==> flow/run.sh <==
#!/bin/bash
# the make line also repeats each setting of config.mk as NAME=value (left out here)
make -C /OpenROAD-flow-scripts/flow DESIGN_CONFIG=/design/flow/config.mk WORK_HOME=/design/flow/orfs CLKGATE_MAP_FILE= finish
==> flow/config.mk <==
export PLATFORM = sky130hd
export DESIGN_NAME = fp_multiplier
export DESIGN_NICKNAME = fp_multiplier
export VERILOG_FILES = /design/flow/design.v
export SDC_FILE = /design/flow/constraint.sdc
export NUM_CORES = 4
export LEC_CHECK = 0
export ABC_AREA = 1
export CAP_MARGIN = 10
export CELL_PAD_IN_SITES_DETAIL_PLACEMENT = 0
export CELL_PAD_IN_SITES_GLOBAL_PLACEMENT = 2
export CORE_ASPECT_RATIO = 1.74
export CORE_MARGIN = 2
export CORE_UTILIZATION = 40
export CTS_CLUSTER_DIAMETER = 278
export HOLD_SLACK_MARGIN = 0.11
export MAX_ROUTING_LAYER = met4
export MIN_ROUTING_LAYER = met2
export PLACE_DENSITY = 0.66
export SLEW_MARGIN = 35
==> flow/constraint.sdc <==
create_clock -name core_clock -period 1.41 [get_ports {clk}]
set_input_delay 0.2820 -clock core_clock [delete_from_list [all_inputs] [get_ports {clk}]]
set_output_delay 0.2820 -clock core_clock [all_outputs]
set_load 0.01 [all_outputs]
==> flow/design.v <==
module DFF(D,clk,reset,Q);
	input D;  
	input clk;  
	input reset;  
	output reg Q;  
	always @(posedge clk or posedge reset) 
	begin
 		if(reset==1'b1)
  		Q <= 1'b0; 
 		else 
  		Q <= D; 
	end 
endmodule 
module partial_products (
	input [31:0]a,
	input [31:0]b,
	output reg [31:0][63:0]p_prods
);
	integer i;
	always @(a or b)
	begin
		for(i=0; i<32; i=i+1)begin
			if(b[i] == 1)begin
				p_prods[i] = a << i;
			end
			else
				p_prods[i] = 64'h00000000;
		end
	end
endmodule
module FA (
	input [63:0] x,
	input [63:0] y,
	input [63:0] z,
	output [63:0] u,
	output [63:0] v);
assign u = x^y^z;
assign v[0] = 0;
assign v[63:1] = (x&y) | (y&z) | (z&x);
endmodule
module rdcla (sum, cout, a, b, cin,clk);
	input [31:0] a, b;
	input cin,clk;
	output reg [31:0] sum;
	output reg cout;
	wire [32:0] carry0, carry1;
	wire [32:0] carry0_1, carry1_1, carry0_2, carry1_2, carry0_4, carry1_4, carry0_8, carry1_8, carry0_16, carry1_16;
	wire [32:0] carry0_1d, carry1_1d, carry0_2d, carry1_2d, carry0_4d, carry1_4d, carry0_8d, carry1_8d, carry0_16d, carry1_16d;
	wire [32:0] carry_final;
	wire [31:0] p0, p1, p2, p3, p4, p5, p6;
	assign carry0[0] = 1'b0;
	assign carry1[0] = 1'b1;
	assign p0 = a^b;
	DFF DFFP1 [31:0] (p0,clk,1'b0,p1);
	DFF DFFP2 [31:0] (p1,clk,1'b0,p2);
	DFF DFFP3 [31:0] (p2,clk,1'b0,p3);
	DFF DFFP4 [31:0] (p3,clk,1'b0,p4);
	DFF DFFP5 [31:0] (p4,clk,1'b0,p5);
	DFF DFFP6 [31:0] (p5,clk,1'b0,p6);
	assign carry_final = carry0_16 | (carry1_16 & {33{cin}});
	always @(*)
	begin
		sum = p6^carry_final[31:0];
		cout = carry_final[32];	
	end
	kpg_init init [32:1] (carry1[32:1], carry0[32:1], a[31:0], b[31:0], clk);
	assign carry1_1d[0] = carry1[0];
	assign carry0_1d[0] = carry0[0];
	assign carry1_2d[1:0] = carry1_1[1:0];
	assign carry0_2d[1:0] = carry0_1[1:0];
	assign carry1_4d[3:0] = carry1_2[3:0];
	assign carry0_4d[3:0] = carry0_2[3:0];
	assign carry1_8d[7:0] = carry1_4[7:0];
	assign carry0_8d[7:0] = carry0_4[7:0];
	assign carry1_16d[15:0] = carry1_8[15:0];
	assign carry0_16d[15:0] = carry0_8[15:0];
	kpg itr_1 [32:1] (carry1[32:1], carry0[32:1], carry1[31:0], carry0[31:0], carry1_1d[32:1], carry0_1d[32:1]);
	DFF DFF1 [32:0] (carry1_1d[32:0],clk,1'b0,carry1_1[32:0]);
	DFF DFF2 [32:0] (carry0_1d[32:0],clk,1'b0,carry0_1[32:0]);
	kpg itr_2 [32:2] (carry1_1[32:2], carry0_1[32:2], carry1_1[30:0], carry0_1[30:0], carry1_2d[32:2], carry0_2d[32:2]);
	DFF DFF3 [32:0] (carry1_2d[32:0],clk,1'b0,carry1_2[32:0]);
	DFF DFF4 [32:0] (carry0_2d[32:0],clk,1'b0,carry0_2[32:0]);
	kpg itr_4 [32:4] (carry1_2[32:4], carry0_2[32:4], carry1_2[28:0], carry0_2[28:0], carry1_4d[32:4], carry0_4d[32:4]);
	DFF DFF5 [32:0] (carry1_4d[32:0],clk,1'b0,carry1_4[32:0]);
	DFF DFF6 [32:0] (carry0_4d[32:0],clk,1'b0,carry0_4[32:0]);
	kpg itr_8 [32:8] (carry1_4[32:8], carry0_4[32:8], carry1_4[24:0], carry0_4[24:0], carry1_8d[32:8], carry0_8d[32:8]);
	DFF DFF7 [32:0] (carry1_8d[32:0],clk,1'b0,carry1_8[32:0]);
	DFF DFF8 [32:0] (carry0_8d[32:0],clk,1'b0,carry0_8[32:0]);
	kpg itr_16 [32:16] (carry1_8[32:16], carry0_8[32:16], carry1_8[16:0], carry0_8[16:0], carry1_16d[32:16], carry0_16d[32:16]);
	DFF DFF9 [32:0] (carry1_16d[32:0],clk,1'b0,carry1_16[32:0]);
	DFF DFF10 [32:0] (carry0_16d[32:0],clk,1'b0,carry0_16[32:0]);
endmodule
module kpg_init (
	output reg out1, out0,
	input a, b,clk
);
	always @(posedge clk)
	case ({a, b})
		2'b00: begin
			out0 <= 1'b0; out1 <= 1'b0;
		end
		2'b11: begin
			out0 <= 1'b1; out1 <= 1'b1;
		end
		default: begin 
			out0 <= 1'b0; out1 <= 1'b1;
		end
	endcase
endmodule
module kpg (
	input cur_bit_1, cur_bit_0, prev_bit_1, prev_bit_0,
	output reg out_bit_1, out_bit_0
);
	always @(*)
	begin
		if({cur_bit_1, cur_bit_0} == 2'b00)
			{out_bit_1, out_bit_0} = 2'b00;
		else if({cur_bit_1, cur_bit_0} == 2'b11)
			{out_bit_1, out_bit_0} = 2'b11;
		else
			{out_bit_1, out_bit_0} = {prev_bit_1, prev_bit_0};
	end
endmodule
module wallace (
	input [31:0] a,
	input [31:0] b,
	input clk,
	output [63:0] out
);
	wire [31:0][63:0]p_prods;
	integer i;
	partial_products pp (a, b, p_prods);
	wire [63:0] u_l11, v_l11, u_l12, v_l12, u_l13, v_l13, u_l14, v_l14, u_l15, v_l15, u_l16, v_l16, u_l17, v_l17, u_l18, v_l18, u_l19, v_l19, u_l110, v_l110;
	wire [63:0] u_l11d, v_l11d, u_l12d, v_l12d, u_l13d, v_l13d, u_l14d, v_l14d, u_l15d, v_l15d, u_l16d, v_l16d, u_l17d, v_l17d, u_l18d, v_l18d, u_l19d, v_l19d, u_l110d, v_l110d;
	FA l11 (p_prods[0][63:0], p_prods[1][63:0], p_prods[2][63:0], u_l11d[63:0], v_l11d[63:0]);
	FA l12 (p_prods[3][63:0], p_prods[4][63:0], p_prods[5][63:0], u_l12d[63:0], v_l12d[63:0]);
	FA l13 (p_prods[6][63:0], p_prods[7][63:0], p_prods[8][63:0], u_l13d[63:0], v_l13d[63:0]);
	FA l14 (p_prods[9][63:0], p_prods[10][63:0], p_prods[11][63:0], u_l14d[63:0], v_l14d[63:0]);
	FA l15 (p_prods[12][63:0], p_prods[13][63:0], p_prods[14][63:0], u_l15d[63:0], v_l15d[63:0]);
	FA l16 (p_prods[15][63:0], p_prods[16][63:0], p_prods[17][63:0], u_l16d[63:0], v_l16d[63:0]);
	FA l17 (p_prods[18][63:0], p_prods[19][63:0], p_prods[20][63:0], u_l17d[63:0], v_l17d[63:0]);
	FA l18 (p_prods[21][63:0], p_prods[22][63:0], p_prods[23][63:0], u_l18d[63:0], v_l18d[63:0]);
	FA l19 (p_prods[24][63:0], p_prods[25][63:0], p_prods[26][63:0], u_l19d[63:0], v_l19d[63:0]);
	FA l110 (p_prods[27][63:0], p_prods[28][63:0], p_prods[29][63:0], u_l110d[63:0], v_l110d[63:0]);
	DFF DFF_ul11 [63:0] (u_l11d[63:0],clk,1'b0,u_l11[63:0]);
	DFF DFF_ul12 [63:0] (u_l12d[63:0],clk,1'b0,u_l12[63:0]);
	DFF DFF_ul13 [63:0] (u_l13d[63:0],clk,1'b0,u_l13[63:0]);
	DFF DFF_ul14 [63:0] (u_l14d[63:0],clk,1'b0,u_l14[63:0]);
	DFF DFF_ul15 [63:0] (u_l15d[63:0],clk,1'b0,u_l15[63:0]);
	DFF DFF_ul16 [63:0] (u_l16d[63:0],clk,1'b0,u_l16[63:0]);
	DFF DFF_ul17 [63:0] (u_l17d[63:0],clk,1'b0,u_l17[63:0]);
	DFF DFF_ul18 [63:0] (u_l18d[63:0],clk,1'b0,u_l18[63:0]);
	DFF DFF_ul19 [63:0] (u_l19d[63:0],clk,1'b0,u_l19[63:0]);
	DFF DFF_ul110 [63:0] (u_l110d[63:0],clk,1'b0,u_l110[63:0]);
	DFF DFF_vl11 [63:0] (v_l11d[63:0],clk,1'b0,v_l11[63:0]);
	DFF DFF_vl12 [63:0] (v_l12d[63:0],clk,1'b0,v_l12[63:0]);
	DFF DFF_vl13 [63:0] (v_l13d[63:0],clk,1'b0,v_l13[63:0]);
	DFF DFF_vl14 [63:0] (v_l14d[63:0],clk,1'b0,v_l14[63:0]);
	DFF DFF_vl15 [63:0] (v_l15d[63:0],clk,1'b0,v_l15[63:0]);
	DFF DFF_vl16 [63:0] (v_l16d[63:0],clk,1'b0,v_l16[63:0]);
	DFF DFF_vl17 [63:0] (v_l17d[63:0],clk,1'b0,v_l17[63:0]);
	DFF DFF_vl18 [63:0] (v_l18d[63:0],clk,1'b0,v_l18[63:0]);
	DFF DFF_vl19 [63:0] (v_l19d[63:0],clk,1'b0,v_l19[63:0]);
	DFF DFF_vl110 [63:0] (v_l110d[63:0],clk,1'b0,v_l110[63:0]);
	wire [63:0] u_l21, v_l21, u_l22, v_l22, u_l23, v_l23, u_l24, v_l24, u_l25, v_l25, u_l26, v_l26, u_l27, v_l27;
	wire [63:0] u_l21d, v_l21d, u_l22d, v_l22d, u_l23d, v_l23d, u_l24d, v_l24d, u_l25d, v_l25d, u_l26d, v_l26d, u_l27d, v_l27d;
	FA l21 (u_l11[63:0], v_l11[63:0], u_l12[63:0], u_l21d[63:0], v_l21d[63:0]);
	FA l22 (v_l12[63:0], u_l13[63:0], v_l13[63:0], u_l22d[63:0], v_l22d[63:0]);
	FA l23 (u_l14[63:0], v_l14[63:0], u_l15[63:0], u_l23d[63:0], v_l23d[63:0]);
	FA l24 (v_l15[63:0], u_l16[63:0], v_l16[63:0], u_l24d[63:0], v_l24d[63:0]);
	FA l25 (u_l17[63:0], v_l17[63:0], u_l18[63:0], u_l25d[63:0], v_l25d[63:0]);
	FA l26 (v_l18[63:0], u_l19[63:0], v_l19[63:0], u_l26d[63:0], v_l26d[63:0]);
	wire [63:0] p30_1, p31_1, p31_2;
	DFF DFF_p30_1 [63:0] (p_prods[30][63:0],clk,1'b0,p30_1[63:0]);
	DFF DFF_p31_1 [63:0] (p_prods[31][63:0],clk,1'b0,p31_1[63:0]);
	DFF DFF_p31_2 [63:0] (p31_1[63:0],clk,1'b0,p31_2[63:0]);
	FA l27 (u_l110[63:0], v_l110[63:0], p30_1[63:0], u_l27d[63:0], v_l27d[63:0]);
	DFF DFF_ul21 [63:0] (u_l21d[63:0],clk,1'b0,u_l21[63:0]);
	DFF DFF_ul22 [63:0] (u_l22d[63:0],clk,1'b0,u_l22[63:0]);
	DFF DFF_ul23 [63:0] (u_l23d[63:0],clk,1'b0,u_l23[63:0]);
	DFF DFF_ul24 [63:0] (u_l24d[63:0],clk,1'b0,u_l24[63:0]);
	DFF DFF_ul25 [63:0] (u_l25d[63:0],clk,1'b0,u_l25[63:0]);
	DFF DFF_ul26 [63:0] (u_l26d[63:0],clk,1'b0,u_l26[63:0]);
	DFF DFF_ul27 [63:0] (u_l27d[63:0],clk,1'b0,u_l27[63:0]);
	DFF DFF_vl21 [63:0] (v_l21d[63:0],clk,1'b0,v_l21[63:0]);
	DFF DFF_vl22 [63:0] (v_l22d[63:0],clk,1'b0,v_l22[63:0]);
	DFF DFF_vl23 [63:0] (v_l23d[63:0],clk,1'b0,v_l23[63:0]);
	DFF DFF_vl24 [63:0] (v_l24d[63:0],clk,1'b0,v_l24[63:0]);
	DFF DFF_vl25 [63:0] (v_l25d[63:0],clk,1'b0,v_l25[63:0]);
	DFF DFF_vl26 [63:0] (v_l26d[63:0],clk,1'b0,v_l26[63:0]);
	DFF DFF_vl27 [63:0] (v_l27d[63:0],clk,1'b0,v_l27[63:0]);
	wire [63:0] u_l31, v_l31, u_l32, v_l32, u_l33, v_l33, u_l34, v_l34, u_l35, v_l35;
	wire [63:0] u_l31d, v_l31d, u_l32d, v_l32d, u_l33d, v_l33d, u_l34d, v_l34d, u_l35d, v_l35d;
	FA l31 (u_l21[63:0], v_l21[63:0], u_l22[63:0], u_l31d[63:0], v_l31d[63:0]);
	FA l32 (v_l22[63:0], u_l23[63:0], v_l23[63:0], u_l32d[63:0], v_l32d[63:0]);
	FA l33 (u_l24[63:0], v_l24[63:0], u_l25[63:0], u_l33d[63:0], v_l33d[63:0]);
	FA l34 (v_l25[63:0], u_l26[63:0], v_l26[63:0], u_l34d[63:0], v_l34d[63:0]);
	FA l35 (u_l27[63:0], v_l27[63:0], p31_2[63:0], u_l35d[63:0], v_l35d[63:0]);
	DFF DFF_ul31 [63:0] (u_l31d[63:0],clk,1'b0,u_l31[63:0]);
	DFF DFF_ul32 [63:0] (u_l32d[63:0],clk,1'b0,u_l32[63:0]);
	DFF DFF_ul33 [63:0] (u_l33d[63:0],clk,1'b0,u_l33[63:0]);
	DFF DFF_ul34 [63:0] (u_l34d[63:0],clk,1'b0,u_l34[63:0]);
	DFF DFF_ul35 [63:0] (u_l35d[63:0],clk,1'b0,u_l35[63:0]);
	DFF DFF_vl31 [63:0] (v_l31d[63:0],clk,1'b0,v_l31[63:0]);
	DFF DFF_vl32 [63:0] (v_l32d[63:0],clk,1'b0,v_l32[63:0]);
	DFF DFF_vl33 [63:0] (v_l33d[63:0],clk,1'b0,v_l33[63:0]);
	DFF DFF_vl34 [63:0] (v_l34d[63:0],clk,1'b0,v_l34[63:0]);
	DFF DFF_vl35 [63:0] (v_l35d[63:0],clk,1'b0,v_l35[63:0]);
	wire [63:0] u_l41, v_l41, u_l42, v_l42, u_l43, v_l43;
	wire [63:0] u_l41d, v_l41d, u_l42d, v_l42d, u_l43d, v_l43d;
	FA l41 (u_l31[63:0], v_l31[63:0], u_l32[63:0], u_l41d[63:0], v_l41d[63:0]);
	FA l42 (v_l32[63:0], u_l33[63:0], v_l33[63:0], u_l42d[63:0], v_l42d[63:0]);
	FA l43 (u_l34[63:0], v_l34[63:0], u_l35[63:0], u_l43d[63:0], v_l43d[63:0]);
	DFF DFF_ul41 [63:0] (u_l41d[63:0],clk,1'b0,u_l41[63:0]);
	DFF DFF_ul42 [63:0] (u_l42d[63:0],clk,1'b0,u_l42[63:0]);
	DFF DFF_ul43 [63:0] (u_l43d[63:0],clk,1'b0,u_l43[63:0]);
	DFF DFF_vl41 [63:0] (v_l41d[63:0],clk,1'b0,v_l41[63:0]);
	DFF DFF_vl42 [63:0] (v_l42d[63:0],clk,1'b0,v_l42[63:0]);
	DFF DFF_vl43 [63:0] (v_l43d[63:0],clk,1'b0,v_l43[63:0]);
	wire [63:0] u_l51, v_l51, u_l52, v_l52;
	wire [63:0] u_l51d, v_l51d, u_l52d, v_l52d;
	FA l51 (u_l41[63:0], v_l41[63:0], u_l42[63:0], u_l51d[63:0], v_l51d[63:0]);
	FA l52 (v_l42[63:0], u_l43[63:0], v_l43[63:0], u_l52d[63:0], v_l52d[63:0]);
	DFF DFF_ul51 [63:0] (u_l51d[63:0],clk,1'b0,u_l51[63:0]);
	DFF DFF_ul52 [63:0] (u_l52d[63:0],clk,1'b0,u_l52[63:0]);
	DFF DFF_vl51 [63:0] (v_l51d[63:0],clk,1'b0,v_l51[63:0]);
	DFF DFF_vl52 [63:0] (v_l52d[63:0],clk,1'b0,v_l52[63:0]);
	wire [63:0] u_l61, v_l61;
	wire [63:0] u_l61d, v_l61d;
	FA l61 (u_l51[63:0], v_l51[63:0], u_l52[63:0], u_l61d[63:0], v_l61d[63:0]);
	DFF DFF_ul61 [63:0] (u_l61d[63:0],clk,1'b0,u_l61[63:0]);
	DFF DFF_vl61 [63:0] (v_l61d[63:0],clk,1'b0,v_l61[63:0]);
	wire [63:0] u_l71, v_l71;
	wire [63:0] u_l71d, v_l71d;
	wire [63:0] v_l52_6;
	DFF DFF_vl52_6 [63:0] (v_l52[63:0],clk,1'b0,v_l52_6[63:0]);
	FA l71 (u_l61[63:0], v_l61[63:0], v_l52_6[63:0], u_l71d[63:0], v_l71d[63:0]);
	DFF DFF_ul71 [63:0] (u_l71d[63:0],clk,1'b0,u_l71[63:0]);
	DFF DFF_vl71 [63:0] (v_l71d[63:0],clk,1'b0,v_l71[63:0]);
	wire [63:0] u_l81, v_l81;
	wire [63:0] u_l81d, v_l81d;
	wire [63:0] v_l35_4, v_l35_5, v_l35_6, v_l35_7;
	DFF DFF_vl35_4 [63:0] (v_l35[63:0],clk,1'b0,v_l35_4[63:0]);
	DFF DFF_vl35_5 [63:0] (v_l35_4[63:0],clk,1'b0,v_l35_5[63:0]);
	DFF DFF_vl35_6 [63:0] (v_l35_5[63:0],clk,1'b0,v_l35_6[63:0]);
	DFF DFF_vl35_7 [63:0] (v_l35_6[63:0],clk,1'b0,v_l35_7[63:0]);
	FA l81 (u_l71[63:0], v_l71[63:0], v_l35_7[63:0], u_l81d[63:0], v_l81d[63:0]);
	DFF DFF_ul81 [63:0] (u_l81d[63:0],clk,1'b0,u_l81[63:0]);
	DFF DFF_vl81 [63:0] (v_l81d[63:0],clk,1'b0,v_l81[63:0]);
	wire c,cd;
	rdcla l91 (out[31:0], cd, u_l81[31:0], v_l81[31:0], 1'b0, clk);
	rdcla l92 (out[63:32], , u_l81[63:32], v_l81[63:32], cd, clk);
endmodule
module adder_8bit (a,b,cin,sum);
	input [7:0] a,b;
	input cin;
	output [7:0] sum;
	wire [7:0] partial_sum;
	wire [8:0] carry, p, carry_1, p_1, carry_2, p_2, carry_4, p_4;
	assign carry[0] = cin;
	assign p[0] = 0;
	kpg_initial initializing_kpg [8:1] (a[7:0], b[7:0], p[8:1], carry[8:1]);
	assign p_1[0] = cin;
	assign carry_1[0] = cin;
	assign p_2[1:0] = p_1[1:0];
	assign carry_2[1:0] = carry_1[1:0];
	assign p_4[3:0] = p_2[3:0];
	assign carry_4[3:0] = carry_2[3:0];
	kpg_ iteration_1 [8:1] (p[8:1], carry[8:1], p[7:0], carry[7:0], p_1[8:1], carry_1[8:1]);
	kpg_ iteration_2 [8:2] (p_1[8:2], carry_1[8:2], p_1[6:0], carry_1[6:0], p_2[8:2], carry_2[8:2]);
	kpg_ iteration_4 [8:4] (p_2[8:4], carry_2[8:4], p_2[4:0], carry_2[4:0], p_4[8:4], carry_4[8:4]);
	assign partial_sum = a^b;
	assign sum[7:0] = partial_sum[7:0]^carry_4[7:0];
endmodule
module kpg_initial (
	input a, b,
	output reg p, carry
);
	always @*
	case ({a, b})
		2'b00: begin
			p = 1'b0; carry = 1'b0;
		end
		2'b11: begin
			p = 1'b0; carry = 1'b1;
		end
		default: begin 
			p = 1'b1; carry = 1'b0;
		end
	endcase
endmodule
module kpg_ (
	input current_p, current_carry, from_p, from_carry,
	output reg final_p, final_carry
);
	always @(*)
	begin
		if({current_p, current_carry} == 2'b00)
			{final_p, final_carry} = 2'b00;
		else if({current_p, current_carry} == 2'b01)
			{final_p, final_carry} = 2'b01;
		else
			{final_p, final_carry} = {from_p, from_carry};
	end
endmodule
module fp_multiplier(input [31:0] a,input [31:0] b,output [31:0]out,input clk,
	input rst,input in_valid,output out_valid);
	wire S3,overflow;
	wire [47:0] productd,wallace_out,product;
	wire [7:0] exponent1,exponent2;
	wire [15:0] trim;
	wire [22:0] prod;
	wire [31:0] out1,out2,out3,out1d,out2d,out3d,outd;
	wire [31:0] a15,b15,a16,b16,a17,b17,a18,b18;
	sideband side(clk,a,b,a15,b15,a16,b16,a17,b17,a18,b18);
	reg [18:0] valid;
	always @(posedge clk)
	begin
		if(rst)
			valid <= 19'b0;
		else
			valid <= {valid[17:0],in_valid};
	end
	assign out_valid = valid[18];
	xor (S3,a15[31],b15[31]);
	wallace w1({8'b0,1'b1,a[22:0]},{8'b0,1'b1,b[22:0]},clk,{trim,productd});
	DFF DFF1[47:0] (productd[47:0],clk,1'b0,product[47:0]);
	assign overflow=product[47];
	assign wallace_out=product;
	adder_8bit adder1(a15[30:23],b15[30:23],overflow,exponent1);
	adder_8bit subtract_127(exponent1,8'b10000000,1'b1,exponent2);
	shifter_1bit shift [22:0] (prod[22:0],overflow, wallace_out[45:23], wallace_out[46:24]);
	assign out1d={S3,exponent2,prod};
	DFF DFF3 [31:0] (out1d,clk,1'b0,out1);
	check_zero check1(out2d,a16,b16,out1);  
	DFF DFF4 [31:0] (out2d,clk,1'b0,out2);
	check_inf check2(out3d,a17,b17,out2);  
	DFF DFF5 [31:0] (out3d,clk,1'b0,out3);
	check_nan check3(outd,a18,b18,out3);  
	DFF DFF6 [31:0] (outd,clk,1'b0,out);
endmodule
module sideband(input clk,input [31:0] a,input [31:0] b,
	output [31:0] a15,output [31:0] b15,output [31:0] a16,output [31:0] b16,
	output [31:0] a17,output [31:0] b17,output [31:0] a18,output [31:0] b18);
	reg [9*18-1:0] da, db;
	always @(posedge clk)
	begin
		da <= {da[9*17-1:0],a[31:23]};
		db <= {db[9*17-1:0],b[31:23]};
	end
	assign a15 = {da[9*15-1 -: 9],23'b0};
	assign b15 = {db[9*15-1 -: 9],23'b0};
	assign a16 = {da[9*16-1 -: 9],23'b0};
	assign b16 = {db[9*16-1 -: 9],23'b0};
	assign a17 = {da[9*17-1 -: 9],23'b0};
	assign b17 = {db[9*17-1 -: 9],23'b0};
	assign a18 = {da[9*18-1 -: 9],23'b0};
	assign b18 = {db[9*18-1 -: 9],23'b0};
endmodule
module shifter_1bit(output prod,input overflow,input out1,input out2);
	assign prod = (!overflow & out1) | (overflow & out2);
endmodule
module check_zero(output [31:0] out,input [31:0] a,	input [31:0] b,	input [31:0] prod);
	wire is_zero = ((|a[30:23]) & (|b[30:23]));		 
	assign out = (prod & {32{is_zero}}) | (32'b0_00000000_00000000000000000000000 & {32{!is_zero}});
endmodule
module check_inf(output [31:0] out,input [31:0] a,	input [31:0] b,input [31:0] prod);
	wire is_inf = ((&a[30:23]) | (&b[30:23]));		 
	assign out = (prod & {32{!is_inf}}) | ({a[31] ^ b[31], 31'b11111111_00000000000000000000000} & {32{is_inf}});
endmodule
module check_nan(output [31:0] out,input [31:0] a,	input [31:0] b,	input [31:0] prod);
	wire is_nan = ((&a[30:23]) & !(|b[30:23])) || (!(|a[30:23]) & (&b[30:23]));		 
	assign out = (prod & {32{!is_nan}}) | ({32'b0_11111111_11111111111111111111111} & {32{is_nan}});
endmodule
==> results of run 1 <==
-- what timing repair did --
action                     4_1_cts  5_1_grt
pin swaps                       17       26
hold buffers                    24        0
buffers inserted                 7        8
gates cloned                     3        5
setup endpoints to repair       95      192
resized                        206       75
hold endpoints to repair        24        0
-- stage by stage --
stage	total power [mW]	hold slack, ps	setup TNS, ps	utilization (%)	instance area (µm²)
4_1_cts	186	120	-11470	47.2	87600
3_5_place_dp	122	312	-111400	42.7	79400
3_3_place_gp	122	310	-108480	42.7	79400
2_1_floorplan	112	310	-1960	-	74500
6_report	183	171	-6040	47.5	88100
5_1_grt	196	151	-13110	47.5	88100
-- routing by layer --
metal | GRT usage (%) | wire length, µm | vias to the layer above | share of wire, %
li1 | - | - | 17877 | -
met1 | - | 0 | 18858 | 0
met2 | 28.2 | 84200 | 10929 | 62
met3 | 24.9 | 45400 | 632 | 33
met4 | 4.56 | 7010 | 0 | 5.1
met5 | - | 0 | - | 0
-- final cells by class --
type	count	area [µm²]	share of cell area (%)
clock inverters	90	1230	1.40
clock buffers	311	6570	7.45
multi-input cells	2202	19700	22.3
inverters	868	3270	3.71
flip-flops and latches	2560	51300	58.2
repair buffers	244	2830	3.21
diodes	83	208	0.236
well taps	2426	3040	3.44
==> run notes, run 1 <==
The flow ran to the end, but the layout failed its checks. The layout checks failed on negative setup slack. The clock arrives with 43.8 ps of skew.

The die boundary width works out to 331 µm. The vias after detailed routing was 48296. The total internal power came out at 139 mW.

The run gives 74500 µm² for the post-synthesis instance area. For reference, the clock transition at the flip-flops on the worst setup and hold paths is 70 ps. For the worst reg-to-reg path, the startpoint reported by OpenROAD is side.da[131]. The reg-to-reg critical path endpoint was DFF3[30].Q. The clock network accounts for 34.6% of the total power. The worst setup path is of the reg -> reg kind. Entering global routing, the biggest net connects 34 pins. The most common cell in the netlist was sky130_fd_sc_hd__dfxtp_1. Most frequent cell on the critical path: sky130_fd_sc_hd__nand2_1. The sequential-cell power consumption is 101 mW. The total number of clock tree sinks is 2560. The region available for standard cell placement spans 186000 µm². Registers are responsible for 55.2% of the overall power. The type of element capturing the critical path was a flip-flop. The slowest stage of the critical path is the sky130_fd_sc_hd__dfxtp_2 cell.

Number of global-route vias before repair: 54866. Combinational cells account for 10.2% of the total power. With the final routed wire length divided by cell count at 15.5 µm, the average size of a mapped cell is 12.9 µm².

The number of clock buffers added by TritonCTS is 225. With the yosys synthesis warning count at 9, the number of pins exceeding their max-slew limit in the final report is 0. The longest incremental delay of any stage on the critical path is reported as 330 ps. The total number of warnings across the stage logs is 61. Once iteration 0 of detailed routing completed, the report listed 4424 DRC markers.

The hold violation count in the final report came out at 0. Grouping stages by cell kind, the critical path spends the most delay in simple AND/OR/NAND/NOR gates. The cell count listed in synth_stat.txt was 5772; the area added between synthesis and finish was 18.3%. Sequential cells were found to cover 68.8% of the synthesized design area. In this build the clock could be raised as far as 561 MHz.

With the worst slack after detailed placement at -558 ps, the cell depth of the worst flop-to-flop path is 13. With the post-synth tally of flip-flops with integrated enable at 0, the number of instances in the synthesized netlist is 5772. Per the synthesis report, the AND-OR/OR-AND share of the synthesized area is 1.82%. By count the netlist is led by sky130_fd_sc_hd__dfxtp_1, sky130_fd_sc_hd__nand2_1, sky130_fd_sc_hd__inv_1, sky130_fd_sc_hd__fa_1, sky130_fd_sc_hd__ha_1. The synthesized flop and latch total came out at 2560. The power report lists the combinational group at 18.6 mW. Yosys mapped the design onto 32 distinct sky130hd cell types. Measured along the y axis, the die boundary spans 573 µm. The max capacitance violation total was 0; the post-route antenna net violation count was 0. Once detailed placement completed, the half-perimeter wirelength came to 89000 µm. Chip footprint: 190000 µm². Setup repair after global routing could not meet its margin everywhere. With the number of stages on the worst hold path at 2, the data required time of the worst path is 2140 ps. According to the finish report, the design has a final net count of 6905.

With the number of inserted filler cells in the final layout at 16719, the clock insertion delay at the later pin of the skew report is 840 ps. With the share of synthesized cell area in full adder, half adder and majority cells at 17.7%, the number of placement rows is 209. The final estimated routing congestion in global placement was 0.800.

Number of antenna violations at the first check in global routing: 16. The run gives 13 for the depth of the critical timing path with buffers and inverters included. The non-filler instance count after layout came out at 8784. Per the synthesis report, the single largest cell type by area occupies 68.8% of cell area.

Post-route period utilization is reported as 126%. Once placement completed, the tool counted placed cells totaling 8263. The clock-net power is 63.6 mW. The final critical path time including I/O delays and setup works out to 1780 ps. The H-tree generated during clock tree synthesis spans 4 levels.

The starting density of the core was 40.1%; the signal arrival time at the worst endpoint was 2520 ps. CTS placed an instance of sky130_fd_sc_hd__clkbuf_16 at the clock tree root. Of all power groups, the one with the highest power is registers. The startpoint identified for the worst hold timing path is b[8]. STA classifies the critical path startpoint as a flip-flop. The final layout contains routed wiring with a total length of 137000 µm. The pre-antenna-repair detailed-routing pass consisted of 6 iterations.

The critical path starts at side.da[131]. The maximum number of buffers from clock root to sink is 4, and the power density normalized to cell area is 2080 nW/µm². Switching power of the nets: 44.7 mW. Checking hold timing, the worst path is listed with class in -> reg.

Synthesized-area fraction occupied by xor and xnor cells: 0.400%. The number of buffers and inverters on the critical path is 2. In this run the count of I/O pins placed on the die edge is 100. The most used flip-flop cell is sky130_fd_sc_hd__dfxtp_1.

The synthesis area per yosys came out at 74500 µm². The endpoint with the worst hold slack is w1.DFF_ul13[31].Q. TritonCTS built the clock tree. The number of nets handed over by synthesis was 6576. In the synthesized netlist, mux cells make up 0% of the area. The tools report the setup slack on the worst flop-to-flop path as -370 ps.

The number of endpoints failing setup at the final stage came out at 51. Yosys reported that registers with async set or reset make up 0%. Traced cell by cell, the critical path runs through buf_12 > ha_4 > buf_6 > nor3_4 > nand2_1 > nand2_1 > nand2_2 > nand2_1 > nand2_1 > nand2_2 > nand3_2 > nand2_1 > nand2_1. Of all cell types, the one taking the most synthesized area is sky130_fd_sc_hd__dfxtp_1.

For this run the aggregate overflow at the end of global routing stands at 0. The run gives 0 for the total DRC errors in the routed layout. The combinational family with the most area after synthesis is adder cells. Aggregate global-route resource usage: 22.1%.

Per the breakdown, switching nets consume 24.3% of all power. The main area contributors are sky130_fd_sc_hd__dfxtp_1, sky130_fd_sc_hd__fa_1, sky130_fd_sc_hd__nand2_1, sky130_fd_sc_hd__inv_1, sky130_fd_sc_hd__ha_1. The analysis reports a worst IR drop on VDD of 1140 µV. The transition time at the pin with the least slew margin was 459 ps; the count of buffers inserted at the top-level ports was 99. The worst setup margin is -372 ps. The leakage power came out at 41.9 nW. The slew check shows that the tightest pin keeps a relative margin of 69.4%.

With the global-route wire length before repair at 208000 µm, the largest fanout on the critical path is 4. Per the detail_route report, vias per standard cell equal 5.50. The run gives 6.06% for the basic-gate share of the synthesized area counting and, or, nand and nor cells.

The most critical setup path has its endpoint at DFF3[30].Q.
==> run 2, diff against run 1 <==
ABC_AREA = 0   (was 1)
CAP_MARGIN = 5   (was 10)
CELL_PAD_IN_SITES_GLOBAL_PLACEMENT = not set   (was 2)
CORE_ASPECT_RATIO = 0.84   (was 1.74)
CTS_CLUSTER_DIAMETER = 199   (was 278)
GPL_ROUTABILITY_DRIVEN = 1   (was not set)
HOLD_SLACK_MARGIN = not set   (was 0.11)
MIN_ROUTING_LAYER = met1   (was met2)
PLACE_DENSITY = not set   (was 0.66)
PLACE_DENSITY_LB_ADDON = 0.18   (was not set)
SETUP_SLACK_MARGIN = 0.47   (was not set)
SLEW_MARGIN = 15   (was 35)
clock period = 3.07 ns   (was 1.41 ns; I/O delays follow)
==> run 2 against run 1 <==
Now clean on timing, DRC and antenna. First-iteration DRC count down 74%. Die area down 1.8%. Hold slack better by 60 ps. Sequential share of layout area is 2.1 points higher. Final area decreased by 3.5%. Flip-flop count unchanged.
==> run notes, run 2 <==
After synthesis, the mean cell area works out to 15.8 µm². Adding up every negative setup slack in the final design gives 0 ps. The critical path's slowest stage uses the library cell sky130_fd_sc_hd__or3b_1. The logs give 5672 for the layout net count and 15658 for the number of inserted filler cells in the final layout. The share of the clock period used by the worst path after layout was 80.3%; the final critical path time including I/O delays and setup was 2460 ps.

In the final run the clock tree shows a worst skew of 74.0 ps. The die boundary width is 471 µm. The tools report the yosys synthesis warning count as 9.

The tools report the startpoint type of the worst setup path as a flip-flop. For the post-synthesis instance area, the log shows 73200 µm². After detailed routing, the average wire length per cell comes to 14.9 µm.

The largest fanout on the critical path came out at 5. The flow reports an fmax of 406 MHz. TritonCTS built the clock tree. The type recorded for the worst min-delay path is in -> reg. The power report attributes to the clock group a share of 35.1%. The share of synthesized area occupied by flip-flops and latches was 70.0%; the synthesis area per yosys was 73200 µm². Per the detail_route report, vias per standard cell equal 4.08.

After layout, the design draws a total of 84.4 mW. The combinational family with the most area after synthesis is adder cells. Per the CTS log, the root buffer master is sky130_fd_sc_hd__clkbuf_16.

According to the timing report, the data required time at the worst endpoint equals 3770 ps. The power report lists cell-internal power as 64.3 mW. The total number of clock tree sinks came out at 2560. Before placement the cells fill 40.4% of the core. The tools report the number of antenna violations at the first check in global routing as 12. The overall die height works out to 396 µm. The combinational power share came out at 9.6%. The chip occupies 186000 µm².

The run gives 0 for the post-synth tally of flip-flops with integrated enable. Cell taking the most area after synthesis: sky130_fd_sc_hd__dfxtp_1. STA shows the worst min-delay path finishing at side.da[7].

Per report_power, the Combinational row totals 8.13 mW. For this run, design rule violations remaining after detail routing come to 0. The tools report the sequential group share of total power as 55.3%. With the worst ir drop on vdd at 579 µV, the switching power of the nets is 20.0 mW.

After global routing, the most crowded layer is met1. Setup slack on the worst reg-to-reg path comes out at 610 ps. Yosys reported that registers with async set or reset make up 0%. The run gives 111000 µm as the final routed wirelength across all metal layers. The first global-routing pass estimated 181000 µm of wire. The post-synth net total is 5431, and the number of stages on the worst hold path is 1. The run gives 0 for the number of pins exceeding their max-slew limit in the final report.

Per the skew report, the later register of the worst-skew pair sees a clock latency of 830 ps. The category of the critical setup timing path is reg -> reg. The number of maximum-capacitance violations recorded for the run is 0.

The total grt overflow was 0; the number of instances in the synthesized netlist was 4627. Power spread over the standard cell area amounts to 993 nW/µm². The multiplexer area fraction after synthesis was 0.455%. Per the OpenROAD power report, leakage power amounts to 35.7 nW. sky130_fd_sc_hd__dfxtp_1 is the most common cell in the netlist. The tools report the post-route antenna net violation count as 0.

For the top-level I/O count, the log shows 100. The area added between synthesis and finish is 16.2%. For the met2 track demand over resource, the log shows 17.5%.

Listed in order, past its start point the critical path passes inv_1 > ha_1 > or3b_1 > o22ai_1 > a21oi_2 > xnor2_1 > or3_4 > nor3_2 > xnor2_1. Yosys reports that the most numerous cell types are sky130_fd_sc_hd__dfxtp_1, sky130_fd_sc_hd__and2_1, sky130_fd_sc_hd__fa_1, sky130_fd_sc_hd__ha_1, sky130_fd_sc_hd__maj3_1. With the number of endpoints failing setup at the final stage at 0, the count of buffer and inverter cells on the critical path is 1. The logs give 32674 for the number of global-route vias before repair and 4 for the total iterations of the first detailed-routing run. In this run, the synthesized area fraction spent on and/or/nand/nor cells is recorded as 6.39%. For the hold violation count in the final report, the log shows 0. Clock-net power: 29.6 mW. The number of clock buffers added by TritonCTS is 232.

Per the hold report, the tightest min-delay path originates at a[30]. The timing report gives the biggest stage delay along the critical path as 420 ps. The run gives 44.2% for the relative max-transition margin. The main area contributors are sky130_fd_sc_hd__dfxtp_1, sky130_fd_sc_hd__fa_1, sky130_fd_sc_hd__and2_1, sky130_fd_sc_hd__ha_1, sky130_fd_sc_hd__maj3_1. The synthesized-area fraction occupied by xor and xnor cells is 0.527%. The area of the multi-input gates came out at 21000 µm². The depth of the critical timing path with buffers and inverters included was 9; the unique cell type count in the Yosys netlist was 41. The worst setup path is captured at a flip-flop. In this run the deepest clock path goes through 3 buffers.

For met1 alone, demand over resource in global routing was 18.5%. In the synthesized netlist the dominant register cell turns out to be sky130_fd_sc_hd__dfxtp_1. Per report_power, the Sequential row totals 46.6 mW.

The number of setup buffers added after CTS was 0; the total number of warnings across the stage logs was 58. The compound-cell area share of the yosys netlist works out to 0.233%. The most critical setup path has its startpoint at side.da[128]. The core area came out at 181000 µm². The run gives 1141 for the DRC violation total after the first TritonRoute iteration.

The transition time at the pin with the least slew margin came out at 837 ps. The tools report the CTS H-tree depth as 4. The count of buffers inserted at the top-level ports was 99. With the switching fraction of total power at 23.7%, the share of synthesized cell area in full adder, half adder and majority cells is 21.0%. The post-synth register bit count is 2560. The critical path ends at DFF3[30].Q. The reg-to-reg critical path endpoint is DFF3[30].Q. In the Yosys report the total cell count is 4627.

The run gives 0.739 for the final estimated routing congestion in global placement. Per the layout area report, the register area comes to 51200 µm². The cell depth of the worst flop-to-flop path was 9. The flow ran to the end and the layout has no timing, DRC or antenna violations. For the met3 routing resource usage after global routing, the log shows 3.15%. Largest power group: registers. Most frequent cell on the critical path: sky130_fd_sc_hd__xnor2_1.

Setup repair after global routing left no endpoint under its margin. With the HPWL after detailed placement at 75200 µm, the worst slack after detailed placement is 486 ps. The run gives 143 as the number of placement rows. The worst setup margin is 606 ps, and the signal arrival time at the worst endpoint is 3170 ps. The kind of cell with the highest combined delay along the critical path is simple AND/OR/NAND/NOR gates. The reg-to-reg critical path startpoint is side.da[128]. After synthesis, the largest area contributor takes up 70.0% of total cell area. Entering global routing, the biggest net connects 25 pins. The timing report gives the clock slew at the launch and capture registers of the worst setup and hold paths as 60 ps. The run gives 12.7% as the aggregate global-route resource usage. The routed layout has 30401 vias.
## run 2: layer usage
layer / share of wire (%) / wire length [µm] / vias up
met5: 0 / 0 / -
met4: 2.0 / 2270 / 0
met3: 5.0 / 5510 / 208
met2: 40 / 44600 / 461
met1: 53 / 59000 / 14697
li1: - / - / 15035
## run 2: repair_timing
item                       4_1_cts  5_1_grt
gates resized                    0        3
setup endpoints to repair        0        3
hold buffers                     0        0
## run 2: per-stage QoR
stage	instances	util [%]	instance area, µm²	hold WS (ps)
after floorplan	4627	-	73200	310
after global placement	7026	42.4	76900	310
after detailed placement	7026	42.4	76900	312
after CTS	7454	46.9	85000	142
after global routing	7455	46.9	85000	153
final	7457	46.9	85000	231
## run 2: final cells by class
cell class,instances,share of cell area (%)
diodes,3,0.00883
clock buffers,324,7.83
clock inverters,104,1.71
inverters,91,0.402
multi-input cells,1837,24.7
flip-flops and latches,2560,60.3
well taps,2392,3.52
repair buffers,146,1.58
==> run 3, diff against run 2 <==
ABC_AREA = 1   (was 0)
CAP_MARGIN = 20   (was 5)
CELL_PAD_IN_SITES_DETAIL_PLACEMENT = not set   (was 0)
CORE_ASPECT_RATIO = not set   (was 0.84)
CORE_UTILIZATION = 72   (was 40)
CTS_CLUSTER_DIAMETER = not set   (was 199)
CTS_CLUSTER_SIZE = 39   (was not set)
GPL_ROUTABILITY_DRIVEN = not set   (was 1)
MAX_ROUTING_LAYER = not set   (was met4)
MIN_ROUTING_LAYER = not set   (was met1)
PLACE_DENSITY = 0.67   (was not set)
PLACE_DENSITY_LB_ADDON = not set   (was 0.18)
SETUP_SLACK_MARGIN = not set   (was 0.47)
SLEW_MARGIN = 20   (was 15)
clock period = 1.35 ns   (was 3.07 ns; I/O delays follow)
==> run 3 against run 2 <==
Critical path depth grew 2. Largest cell class unchanged. The layout now fails its checks (negative setup slack). Register-to-register slack worse by 1100 ps. Clock skew decreased by 45 ps.
==> run notes, run 3 <==
The reasons given for failing layout checks are negative setup slack. After global routing the overflow that remains totals 0. Detailed routing placed a total of 7310 µm of wire on met3. The post-route antenna net violation count was 0. The multiplexer area fraction after synthesis is 0%, and the die boundary width is 326 µm. The transition time at the pin with the least slew margin is 384 ps. The category of the critical setup timing path is reg -> reg.

Based on the critical path, the design can be clocked at up to 543 MHz. Once the floorplan was initialized, standard cells occupied 72.3% of the core. Per the STA report, the cell with the highest stage delay on the worst path is sky130_fd_sc_hd__dfxtp_2. The most critical setup path has its endpoint at DFF3[29].Q. Per report_power, the Combinational row totals 22.0 mW. For the worst slack after detailed placement, the log shows -475 ps. The most critical setup path has its startpoint at side.db[127]. With fillers left out, the area of the finished cells amounts to 86300 µm². The critical path maximum fanout is 5.

Detailed-route iteration 0 reported a violation count of 2149. The most common cell in the netlist is sky130_fd_sc_hd__dfxtp_1. Post-synth tally of flip-flops with integrated enable: 0. The flow reported a cell area power density of 2220 nW/µm². Hold-check failures listed in the final report amount to 0.

For this run, the share of the core covered by cells in the final layout is 83.8%. The number of clock buffers added by TritonCTS is 219. Input and output buffers added on the ports amount to 99.

The tree is rooted in a sky130_fd_sc_hd__clkbuf_16. The worst hold path terminates at side.db[2]. The launch point of the worst min-delay path is recorded as b[25].

Overall routing resource usage recorded by global route was 24.8%. The area taken by flip-flops and latches is 51300 µm². After detailed routing, the wire length on met1 is 56100 µm.

Registers are responsible for 55.6% of the overall power. The later pin in the worst-skew pair is clocked with a latency of 800 ps. The run gives 11 for the cell depth of the worst flop-to-flop path. VDD sags by at most 1470 µV. The clock tree synthesis step divided the H-tree into 4 levels. Per report_power, the Sequential row totals 107 mW. The type of element capturing the critical path was a flip-flop.

The number of instances in the synthesized netlist was 5772. The sum of internal, switching and leakage power was 192 mW. After detailed routing, no signal wire sits above met4.

For reference, the critical path cell chain is inv_2 > ha_4 > buf_4 > xor2_2 > inv_2 > ha_4 > nand2_4 > nor2_4 > nand2_2 > o21ai_1 > nand2_1. The run gives 103000 µm² as the core area. For reference, the clock transition at the flip-flops on the worst setup and hold paths is 70 ps. The script logs the ratio of routed vias to standard cells as 4.83.

The run gives 205000 µm for the global-route wire length before repair. With the total internal power at 144 mW, the unique cell type count in the Yosys netlist is 32. The yosys synthesis warning count was 9; the HPWL after detailed placement was 78600 µm.

Total number of clock tree sinks: 2560. The net count of the finished layout is 6879. The run gives 47.9 mW for the switching power of the nets.

The tools report the reg-to-reg critical path endpoint as DFF3[29].Q. The clock network consumes a total of 63.1 mW. The total DRC errors in the routed layout was 0.

The total iterations of the first detailed-routing run was 5. The run gives 3 as the maximum number of buffers from clock root to sink. The synthesized-area fraction occupied by xor and xnor cells is 0.400%, and the compound-cell area share of the yosys netlist is 1.82%. Counting the fill cells in the layout gives 5199. The largest part of the power goes to registers. The number of stages on the worst hold path came out at 1. Combinational logic is responsible for 11.5% of the overall power.

In the final layout, the multi-input gates occupy 19900 µm². With the average size of a mapped cell at 12.9 µm², the share of synthesized area occupied by flip-flops and latches is 68.8%. In this run the maximum-capacitance check reported violations numbering 0. The startpoint type of the worst setup path was a flip-flop. The setup check on the worst reg-to-reg path leaves a slack of -490 ps.

The leakage power is 41.6 nW, and the cell count listed in synth_stat.txt is 5772. Maximum cell stage delay along the critical path: 360 ps. For the worst reg-to-reg path, the startpoint reported by OpenROAD is side.db[127]. The depth of the critical timing path with buffers and inverters included came out at 11. With the worst setup margin at -491 ps, the data required time of the worst path is 2030 ps. 0 antenna diodes ended up in the layout.

Area added between synthesis and finish: 15.9%. The vias after detailed routing was 36907. The cell class contributing the biggest share of worst-path delay was adder cells. In this run the cell area of the synthesized design comes to 74500 µm². The chip occupies 106000 µm². The placed cell count is 7200. In the synthesized netlist, the dominant kind of combinational cell is adder cells.

At the worst endpoint, the arrival time is 2520 ps. The fraction of power consumed by the clock network came out at 32.9%. The count of buffer and inverter cells on the critical path came out at 3. Leaving out filler cells and counting taps, the final layout contains 7635. The run gives 77900 µm² as the placed cell area.

The final critical path time including I/O delays and setup was 1840 ps. The relative max-transition margin was 74.2%. Pins over their slew limit in the final report were tallied at 0. The final routed wire length divided by cell count is 17.1 µm. In the finished design, the share of the clock period the worst path needs comes to 136%. The tools report the synthesis area per yosys as 74500 µm². After layout, the setup clock skew is reported as 29.1 ps. The synthesis run shows the most used standard cells to be sky130_fd_sc_hd__dfxtp_1, sky130_fd_sc_hd__nand2_1, sky130_fd_sc_hd__inv_1, sky130_fd_sc_hd__fa_1, sky130_fd_sc_hd__ha_1. Once synthesis finished, the tally of register bits stood at 2560.

The biggest area contributor in the post-synthesis netlist is sky130_fd_sc_hd__dfxtp_1. Yosys attributes the largest share of cell area to sky130_fd_sc_hd__dfxtp_1, sky130_fd_sc_hd__fa_1, sky130_fd_sc_hd__nand2_1, sky130_fd_sc_hd__inv_1, sky130_fd_sc_hd__ha_1. In this run the count of I/O pins placed on the die edge is 100. With the routed length on met2 at 63900 µm, the proportion of synthesized flip-flops having asynchronous set or reset is 0%. The cell-mix breakdown from Yosys lists the simple-gate area share as 6.06%.

The share of synthesized cell area in full adder, half adder and majority cells was 17.7%; the switching fraction of total power was 25.0%. The most used flip-flop cell was sky130_fd_sc_hd__dfxtp_1. The tightest min-delay check is of the in -> reg type.

RePlAce ended its routability-driven mode at a weighted congestion of 0.822. The detailed router reported a total wirelength of 131000 µm. The stage logs contain a warning count of 63.

After routing, the total negative slack on setup checks comes to -11240 ps. The flow ran to the end, but the layout failed its checks. The top-area cell type share of the netlist area was 68.8%. TritonCTS built the clock tree.

With the number of antenna violations at the first check in global routing at 3, the number of endpoints failing setup at the final stage is 93. On the final layout, the worst hold slack is 86.0 ps. Entering global routing, the biggest net connects 26 pins.

In this run the vertical extent of the chip is 326 µm. According to the floorplan log, the row count is 118. Synthesis produced a netlist with a net count of 6576. Setup repair after global routing could not meet its margin everywhere. The number of global-route vias before repair came out at 39718.
## run 3: layout make-up
type,count,share of cell area (%)
Tap cell,1380,2.00
Inverter,868,3.79
Clock inverter,64,1.01
Multi-Input combinational cell,2202,23.0
Timing Repair Buffer,224,3.13
Sequential cell,2560,59.4
Clock buffer,337,7.61
## run 3: what timing repair did
item | CTS | global route
endpoints found under the setup margin | 89 | 106
endpoints found under the hold margin | 18 | 0
setup buffers | 5 | 7
hold buffers | 18 | 0
gates cloned | 3 | 5
pin swaps | 33 | 39
gates resized | 240 | 123
## run 3: metal layers
layer	track usage, %	up-vias
li1	-	17816
met1	32.5	17946
met2	41.8	886
met3	4.94	259
met4	8.05	0
met5	0	-
==> run 4, diff against run 3 <==
CAP_MARGIN = 0   (was 20)
CTS_CLUSTER_DIAMETER = 335   (was not set)
CTS_CLUSTER_SIZE = 14   (was 39)
PLACE_DENSITY = not set   (was 0.67)
PLACE_DENSITY_LB_ADDON = 0.08   (was not set)
SETUP_SLACK_MARGIN = 0.08   (was not set)
==> run 4 against run 3 <==
The layout still fails its checks (negative setup slack). Largest cell class unchanged. Non-clock buffer count grew 13. Fmax shrank 3.9%. Synthesized area unchanged. Critical path type unchanged. Cell count down 2.3%.
==> run notes, run 4 <==
Sorting the Yosys area breakdown by cell type puts at the top sky130_fd_sc_hd__dfxtp_1. With the number of stages on the worst hold path at 1, the total iterations of the first detailed-routing run is 5. The run gives 0% for the multiplexer area fraction after synthesis.

The first global-routing pass estimated 209000 µm of wire. Max-slew check failures listed in the final report amount to 0. Summed over all failing endpoints, the final setup total negative slack is -8740 ps. The longest incremental delay of any stage on the critical path is reported as 350 ps. The total grt overflow is 0, and the placed cell count is 7205. According to the dpl log, the detail-placed design has an HPWL of 79500 µm. Measured along the x axis, the die boundary spans 326 µm. The number of global-route vias before repair was 40416. The non-filler instance count after layout is 7463. The worst hold path terminates at side.db[2]. In this run the layout check failures are negative setup slack. Counting buffers and inverters, the worst setup path is 14 cells deep.

The cell-mix breakdown from Yosys lists the simple-gate area share as 6.06%. Tracing the worst setup path back leads to its startpoint at side.da[127]. The run gives 12.9 µm² for the average size of a mapped cell. The report lists the power per cell area as 2140 nW/µm². The worst setup path is captured at a flip-flop. Routability-driven placement finished with a final weighted congestion of 0.822. For this run, the register share of the synthesized area comes to 68.8%.

The run gives 1.82% for the compound-cell area share of the yosys netlist. The synth_stat.txt file lists the number of cells as 5772. Looking at the power breakdown, the clock network takes 28.3% of the total. By count the netlist is led by sky130_fd_sc_hd__dfxtp_1, sky130_fd_sc_hd__nand2_1, sky130_fd_sc_hd__inv_1, sky130_fd_sc_hd__fa_1, sky130_fd_sc_hd__ha_1.

Total inserted antenna cells: 0. The setup slack on the worst flop-to-flop path is -570 ps. The flow ran to the end, but the layout failed its checks. For reference, the final report shows the hold violation count at 0. Clock network power for this build is 51.1 mW.

Per the hold report, the tightest min-delay path originates at b[25]. For the worst ir drop on vdd, the log shows 1630 µV. The critical-path cell with the highest stage delay was sky130_fd_sc_hd__dfxtp_2. After synthesis, the netlist uses 32 different library cells.

The sequential group share of total power came out at 59.1%. The cell-mix breakdown from Yosys lists the XOR/XNOR area share as 0.400%. The reg-to-reg critical path endpoint was DFF3[28].Q. Clock transition at the registers of the reported paths: 60 ps.

The final critical path time including I/O delays and setup is 1920 ps. The number of buffers and inverters on the critical path is 3. The maximum number of buffers from clock root to sink came out at 3.

Summing the areas of all fa, ha and maj instances in the mapped netlist gives 17.7% of the synthesized area. The max capacitance violation total is 0, and the total clock buffers created by CTS is 200. In the post-synthesis netlist, the cell with the most instances is sky130_fd_sc_hd__dfxtp_1.

TritonCTS built the clock tree. The run gives 25.9% for the switching fraction of total power. The count of buffers added on input and output ports is 99. Per the detailed-route log, wirelength across all metal layers totals 134000 µm. Per report_power, the combinational group accounts for 12.6% of the total. The number of antenna violations at the first check in global routing was 7.

Per the CTS log, the maximum H-tree level is 4. Final hold analysis gives a worst-case slack of 115 ps. The final routed wire length divided by cell count was 18.0 µm. The share of the clock period used by the worst path after layout came out at 142%. With the post-synthesis instance area at 74500 µm², the post-route antenna net violation count is 0.

The tools report the startpoint type of the worst setup path as a flip-flop. Per the run report, area growth between synthesis and finish was 13.4%. The later pin in the worst-skew pair is clocked with a latency of 800 ps. The number of instances in the synthesized netlist is 5772.

Summed over all routing layers, the global router reports a total usage of 25.3%. The total internal power is 134 mW. The most numerous cell type found on the critical path is sky130_fd_sc_hd__nand2_2.

OpenROAD emitted warnings numbering 61. The number of nets handed over by synthesis was 6576. The total number of clock tree sinks was 2560; the number of inserted filler cells in the final layout was 5341. Between clock sinks in the finished design, the worst skew comes to 30.6 ps.

For the worst reg-to-reg path, the startpoint reported by OpenROAD is side.da[127]. The most critical setup path has its endpoint at DFF3[28].Q. For the starting density of the core, the log shows 72.3%. The synthesized design contains 0 enable-type register cells.

With the layout net count at 6873, the top-area cell type share of the netlist area is 68.8%. The DRC violation total left in the routed layout is recorded as 0. In this run, power in combinational logic comes to 22.8 mW.

The analysis attributes to net switching a power of 46.9 mW. The cell depth of the worst flop-to-flop path was 14. Headroom to the max-slew limit came out at 75.3%. Transition time at the pin with the least slew margin: 371 ps.

In this run the core area contains 118 standard-cell rows. Type of the most critical hold path: in -> reg. The largest net degree at the start of global routing came out at 26.

Pin placement for this block handled 100 I/O pins. The design draws 181 mW. DRC violation total after the first TritonRoute iteration: 2291.

The root buffer cell chosen for the clock tree is sky130_fd_sc_hd__clkbuf_16. Listed in order, past its start point the critical path passes inv_2 > ha_4 > inv_2 > nand2_1 > nand2_2 > nand2_2 > nand2_2 > nand2_2 > nand3_2 > nand2_1 > nor2_2 > buf_4 > nor2_1 > nor2_1. The core region is 103000 µm². The post-route core utilization is 82.0%.

The proportion of synthesized flip-flops having asynchronous set or reset came out at 0%. The run gives 2050 ps for the data required time of the worst path. Leakage power: 40.7 nW. Per the synth stats, the flop cell with the highest instance count is sky130_fd_sc_hd__dfxtp_1. Setup repair after global routing could not meet its margin everywhere. By area the synthesized netlist is led by sky130_fd_sc_hd__dfxtp_1, sky130_fd_sc_hd__fa_1, sky130_fd_sc_hd__nand2_1, sky130_fd_sc_hd__inv_1, sky130_fd_sc_hd__ha_1. The tools report the worst setup margin as -567 ps. The power report lists the sequential group at 107 mW. The number of endpoints failing setup at the final stage was 72; the overall die height was 326 µm. Cell class contributing the biggest share of worst-path delay: simple AND/OR/NAND/NOR gates. The highest attainable clock frequency was 522 MHz. The detailed router placed 37089 vias in this run. The signal arrival time at the worst endpoint is 2610 ps. For reference, the most critical setup path is categorized as reg -> reg. Chip footprint: 106000 µm².

The synthesized flop and latch total came out at 2560. The largest fanout on the critical path was 5. Of the combinational cells, the family taking the most area is adder cells. Largest power group: registers.

The synthesis area per yosys was 74500 µm²; the yosys synthesis warning count was 9. The post-detailed-route via-to-cell ratio was 4.97.
run 4: repair_timing:
item                                   CTS  global route
setup buffers                           14            13
pin swaps                               41            49
endpoints found under the hold margin   17             0
hold buffers                            17             0
cloned                                   6             0
setup endpoints to repair              104           105
resized                                252           153
run 4: layout make-up:
cell class | count | area [µm²] | share of cell area (%)
inverters | 868 | 3270 | 3.87
flip-flops and latches | 2560 | 51300 | 60.7
repair buffers | 237 | 2770 | 3.28
multi-input cells | 2202 | 20100 | 23.7
clock buffers | 202 | 5040 | 5.97
well taps | 1380 | 1730 | 2.04
clock inverters | 14 | 295 | 0.350
run 4: routing by layer:
metal  share of wire (%)  global-route usage, %
met5               0.034                      0
met4                 2.7                   8.18
met3                 5.4                   4.55
met2                  51                   43.8
met1                  41                   32.5
run 4: stage by stage:
stage	setup slack (ps)	area [µm²]
2_1_floorplan	-467	74500
3_3_place_gp	-402	77900
3_5_place_dp	-465	77900
4_1_cts	-363	84000
5_1_grt	-651	84500
6_report	-567	84500
==> run 5, diff against run 4 <==
ABC_AREA = 0   (was 1)
CAP_MARGIN = 20   (was 0)
CELL_PAD_IN_SITES_DETAIL_PLACEMENT = 0   (was not set)
CORE_ASPECT_RATIO = 1.14   (was not set)
CORE_UTILIZATION = 70   (was 72)
CTS_CLUSTER_DIAMETER = 199   (was 335)
CTS_CLUSTER_SIZE = not set   (was 14)
PLACE_DENSITY_LB_ADDON = 0.21   (was 0.08)
SETUP_SLACK_MARGIN = 0.75   (was 0.08)
clock period = 3.41 ns   (was 1.35 ns; I/O delays follow)
==> run 5 against run 4 <==
Now clean on timing, DRC and antenna. Core utilization fell by 1.9 points. Fmax fell by 26%. Hold slack improved by 200 ps. Setup slack improved by 1400 ps. Final area fell by 1.9%. Combinational power fell by 66%. Count of clock-buffer cells in the layout rose by 111. Wire length fell by 7.6%. Via count fell by 13%. Critical endpoint is now DFF3[30].Q. Register-to-register slack improved by 1400 ps.
==> run notes, run 5 <==
TritonCTS created 213 clock buffers. The final routed wire length divided by cell count was 19.5 µm. The cell taking the most area after synthesis was sky130_fd_sc_hd__dfxtp_1. In the finished design, the share of the clock period the worst path needs comes to 75.8%.

The flow reports power dissipated in sequential cells as 42.5 mW. Per the placement log, port buffering inserted 99 buffers. The tools report the total DRC errors in the routed layout as 0.

The average size of a mapped cell is 15.8 µm². Per the synth stats, the flop cell with the highest instance count is sky130_fd_sc_hd__dfxtp_1. The total number of warnings across the stage logs was 58; the basic-gate share of the synthesized area counting and, or, nand and nor cells was 6.39%.

The run gives 196000 µm for the global-route wire length before repair. According to the timing report, the arrival time at the worst endpoint equals 3280 ps. Per the hold report, the tightest min-delay path originates at side.da[124]. The maximum number of buffers from clock root to sink came out at 3. The largest single stage delay on the critical path is 430 ps. Per the detail_route report, vias per standard cell equal 5.03. The synthesized flop and latch total was 2560. The total grt overflow is 0, and the synthesized-area fraction occupied by xor and xnor cells is 0.527%. Transition time at the pin with the least slew margin: 1150 ps.

The worst setup path is launched from a flip-flop. The tools report the number of antenna violations at the first check in global routing as 7. The synthesized design contains 0 enable-type register cells. The script computed the net switching share of total power as 24.6%. The OpenROAD report gives the critical path a required time of 4110 ps.

The report lists the cells along the critical path as inv_1 > ha_1 > mux2i_1 > mux2_2 > xnor2_2 > nand3_1 > or3_4 > nor3_2 > xnor2_1. Measured along the y axis, the die boundary spans 349 µm. Broken down by cell family, the worst path's largest delay share belongs to simple AND/OR/NAND/NOR gates.

The top-area cell type share of the netlist area came out at 70.0%. In this run the worst hold path is classified as reg -> reg. With the final total negative setup slack at 0 ps, the hold-fix buffer count after cts is 0.

Before placement the cells fill 70.6% of the core. The final timing report lists a hold violation count of 0. With the fraction of power consumed by the clock network at 32.9%, the final critical path time including I/O delays and setup is 2590 ps.

Looking at the critical path, the single cell with the biggest stage delay is sky130_fd_sc_hd__dfxtp_1. In this run, power in combinational logic comes to 7.85 mW. In this run the standard cell core region covers 104000 µm².

The path with the worst hold slack has its endpoint at side.da[133]. The run gives 56.5 mW for the total internal power. The run gives 0% for the proportion of synthesized flip-flops having asynchronous set or reset.

When the netlist entered floorplanning its net count stood at 5431. The stat command in Yosys gives a chip area of 73200 µm². The CTS log lists the clock sinks for this run as 2560. The number of instances in the synthesized netlist is 4627. The cell count listed in synth_stat.txt was 4627; the count of buffer and inverter cells on the critical path was 1. Global routing used 24.1% of the available tracks. The synthesis report lists the Yosys warning total as 9.

The flow ran to the end and the layout has no timing, DRC or antenna violations. The layout net count came out at 5653. TritonCTS built the clock tree. For this block, the routed nets add up to 124000 µm of wire. The layout report lists the combined flip-flop and latch area as 51200 µm². Worst hold margin: 314 ps. The synthesis run identifies the leading combinational cell family as adder cells.

In this run the worst setup path begins at side.da[127]. In this run the post-CTS setup repair buffer count came out at 0. The logs give 0 for the number of pins exceeding their max-slew limit in the final report and 0.790 for the final estimated routing congestion in global placement. In this run the critical register-to-register path is captured at DFF3[30].Q. The vias after detailed routing is 32083, and the largest net degree at the start of global routing is 33.

The CTS H-tree depth came out at 4. The launch point of the worst register-to-register path is recorded as side.da[127]. In the synthesized netlist, mux cells make up 0.455% of the area.

The last element of the critical path is DFF3[30].Q. Summing the areas of all compound-gate instances in the mapped netlist gives 0.233% of the synthesized area. Per the synthesis report, the adder-cell share of the synthesized area is 21.0%.

The tree is rooted in a sky130_fd_sc_hd__clkbuf_16. The clock-net power came out at 24.6 mW. For reference, the top cells by area after synthesis are sky130_fd_sc_hd__dfxtp_1, sky130_fd_sc_hd__fa_1, sky130_fd_sc_hd__and2_1, sky130_fd_sc_hd__ha_1, sky130_fd_sc_hd__maj3_1.

STA classifies the critical path endpoint as a flip-flop. Per the power-grid run, VDD falls by no more than 584 µV. In this build the clock could be raised as far as 387 MHz.

For this run, the final setup violation count is recorded as 0. The area added between synthesis and finish is 13.3%, and the chip footprint is 107000 µm². STA lists the maximum fanout along the critical path as 4. The completed layout was analyzed and its total power is 74.9 mW. The die boundary width is 307 µm.

The filler cells instantiated in the layout total 5193. The script extracted a total leakage power of 35.4 nW. The share of total power dissipated in combinational logic is 10.5%. In this run the count of I/O pins placed on the die edge is 100. The final clock skew was 25.4 ps. Setup repair after global routing left no endpoint under its margin. The tools report the total iterations of the first detailed-routing run as 5. The mapped netlist covers 73200 µm². Among all cell types in the netlist, the one instantiated most often is sky130_fd_sc_hd__dfxtp_1.

Power spread over the standard cell area amounts to 904 nW/µm². Sequential elements use 70.0% of the synthesized area. The run gives 1 for the post-cts resize count.

The max-slew check reports its worst relative slack as 22.8%. The multi-input combinational cells in the finished layout cover a total of 21000 µm². The clock transition at the registers of the reported paths was 70 ps. The largest power group was registers. The max capacitance violation total came out at 0.

Per the skew report, the later register of the worst-skew pair sees a clock latency of 820 ps. The script extracted a net switching power of 18.5 mW. The number of global-route vias before repair is 36541. The run gives 1580 for the DRC violation total after the first TritonRoute iteration. After floorplanning, the core was divided into 126 placement rows.

The worst setup path is of the reg -> reg kind. The timing report lists the critical path depth as 9 cells. According to the dpl log, the detail-placed design has an HPWL of 72300 µm. The run gives 0 for the number of stages on the worst hold path. By count the netlist is led by sky130_fd_sc_hd__dfxtp_1, sky130_fd_sc_hd__and2_1, sky130_fd_sc_hd__fa_1, sky130_fd_sc_hd__ha_1, sky130_fd_sc_hd__maj3_1. Nets still carrying antenna violations after routing amount to 0. Setup slack on the worst reg-to-reg path comes out at 820 ps. The sequential group share of total power was 56.7%.

The unique cell type count in the Yosys netlist was 41. The run gives 9 for the cell depth of the worst flop-to-flop path.
## run 5: layout make-up
| type | count | share of cell area [%] |
|---|---|---|
| inverters | 91 | 0.412 |
| flip-flops and latches | 2560 | 61.8 |
| clock inverters | 86 | 1.21 |
| clock buffers | 313 | 7.60 |
| diodes | 1 | 0.00302 |
| multi-input cells | 1837 | 25.3 |
| repair buffers | 146 | 1.62 |
| well taps | 1344 | 2.03 |
## run 5: layer usage
layer	track usage, %	vias to the layer above	routed length [µm]
met5	0	-	33
met2	43.3	682	65000
met4	9.91	6	4070
met1	28.1	16121	49300
met3	4.76	288	5720
li1	-	14986	-
## run 5: metrics by stage
step	cells	setup WS [ps]	utilization, %	area, µm²
after detailed placement	5978	650	72.9	75600
after global placement	5978	757	72.9	75600
after global routing	6377	750	80.0	82900
final	6378	825	80.0	82900
after CTS	6377	786	80.0	82900
after floorplan	4627	1060	-	73200
Power and IR drop assume default switching activity.
